wip/sierra:
## DSP
module DSP(A,B,C,D,CARRYIN,M,P,CARRYOUT,CARRYOUTF,CLK,OPMODE,
CEA,CEB,CEC,CED,CECARRYIN,CEM,CEP,CEOPMODE,
RSTA,RSTB,RSTC,RSTD,RSTCARRYIN,RSTM,RSTP,RSTOPMODE,
BCOUT,PCIN,PCOUT);
Settings: LEC_CHECK=0, ABC_AREA=1, CAP_MARGIN=15, CORE_ASPECT_RATIO=1.74, CORE_MARGIN=7, CORE_UTILIZATION=55, CTS_CLUSTER_DIAMETER=271, CTS_CLUSTER_SIZE=75, GPL_ROUTABILITY_DRIVEN=0, MAX_ROUTING_LAYER=met5, PLACE_DENSITY=0.35, SETUP_SLACK_MARGIN=-0.48, SLEW_MARGIN=20, TNS_END_PERCENT=45; clock period 7.37 ns.
run.sh (not shown) runs the stock make flow with config.mk's settings and CLKGATE_MAP_FILE=.
wip/sierra completed; timing, DRC and antenna clean
Modified inputs, wip/willow compared to wip/sierra
- changing CAP_MARGIN from 15 to 20
- changing CORE_MARGIN from 7 to 2
- removing SETUP_SLACK_MARGIN (formerly -0.48)
- removing TNS_END_PERCENT (formerly 45)
- removing ABC_AREA (formerly 1)
- changing CORE_UTILIZATION from 55 to 64
- removing CTS_CLUSTER_SIZE (formerly 75)
- removing MAX_ROUTING_LAYER (formerly met5)
- removing CTS_CLUSTER_DIAMETER (formerly 271)
- removing CORE_ASPECT_RATIO (formerly 1.74)
- removing GPL_ROUTABILITY_DRIVEN (formerly 0)
- changing PLACE_DENSITY from 0.35 to 0.6
- changing the clock period (ns, I/O delays scaled along) from 7.37 to 7.26
--- outcome ---
Via count (wip/sierra / wip/willow): 1.3
On final instance area: between wip/willow and wip/sierra, it ends up higher for wip/sierra.
wip/willow vs wip/sierra — first-iteration DRC count dropped 24%.
In the tables for wip/willow and wip/sierra, critical path depth reads lower with wip/willow.
Compared with wip/sierra, wip/willow shows synthesized cell count that has gone down by more than a quarter.
In the tables for wip/willow and wip/sierra, standard cell area after detailed placement reads higher with wip/sierra.
wip/willow: done, clean on timing, DRC and antenna
Per the final summary, wip/sierra finished and its layout is clean on timing, DRC and antenna.
The run showing the smaller routed wire length is wip/willow.
Looking at sequential fraction of total cell area across wip/willow and wip/sierra, the one that comes out higher is wip/willow.
Sequential share of power, wip/willow and wip/sierra: lower on wip/sierra
Changes in wip/xenon relative to wip/willow:
- CORE_UTILIZATION changed from 64 to 63
- CTS_CLUSTER_SIZE newly set to 61
- CTS_CLUSTER_DIAMETER newly set to 42
- MAX_ROUTING_LAYER newly set to met4
- the clock period (ns, I/O delays scaled along) changed from 7.26 to 5.3
[summary]
- wip/xenon completed end to end; final checks failed (setup timing).
- Per the comparison of wip/xenon with wip/willow, number of gates resized after cts increased 122; switching power share of the total saw an increase.
- Summary of wip/xenon over wip/willow: die size now sits higher, final area climbed 8.0%, final clock skew +0.0044 ns, worst setup slack shrank by 1.40 ns, total length of routed met2 wires higher.
- In the metrics for wip/xenon and wip/willow, the one carrying the higher utilization after layout is wip/xenon.
- wip/xenon: footprint of the flip-flops and latches higher than wip/willow
- Worst hold slack: wip/willow vs wip/xenon, no meaningful difference
Inputs modified between wip/xenon and wip/zinc:
- a deleted PLACE_DENSITY that had been 0.6
- a deleted CTS_CLUSTER_DIAMETER that had been 42
- a change of CTS_CLUSTER_SIZE from 61 to 15
- a change of CORE_UTILIZATION from 63 to 72
- a change of CAP_MARGIN from 20 to 5
- a deleted MAX_ROUTING_LAYER that had been met4
- a change of the clock period (ns, I/O delays scaled along) from 5.3 to 6.48
Compare wip/zinc and wip/xenon | number of instances in the placed design lower: wip/zinc
wip/zinc: fraction of the core area covered by cells at the end of the flow higher than wip/xenon
wip/zinc vs wip/xenon — required time at the worst-slack endpoint rose 1.18 ns.
Final checks on wip/zinc, whose flow otherwise completed, came back failing, citing setup timing.
NOTE number of vias per cell after detailed routing wip/xenon->wip/zinc increased by a few percent
Clock buffer and inverter area fraction after layout across wip/zinc and wip/xenon: no real change.
wip/zinc vs. wip/xenon: combined area of the multi-input logic cells lower, worst setup slack now larger.
Diff wip/xenon -> wip/zinc | fraction of the cycle the final worst path needs | decrease of 18 points
Power and IR drop assume default switching activity.
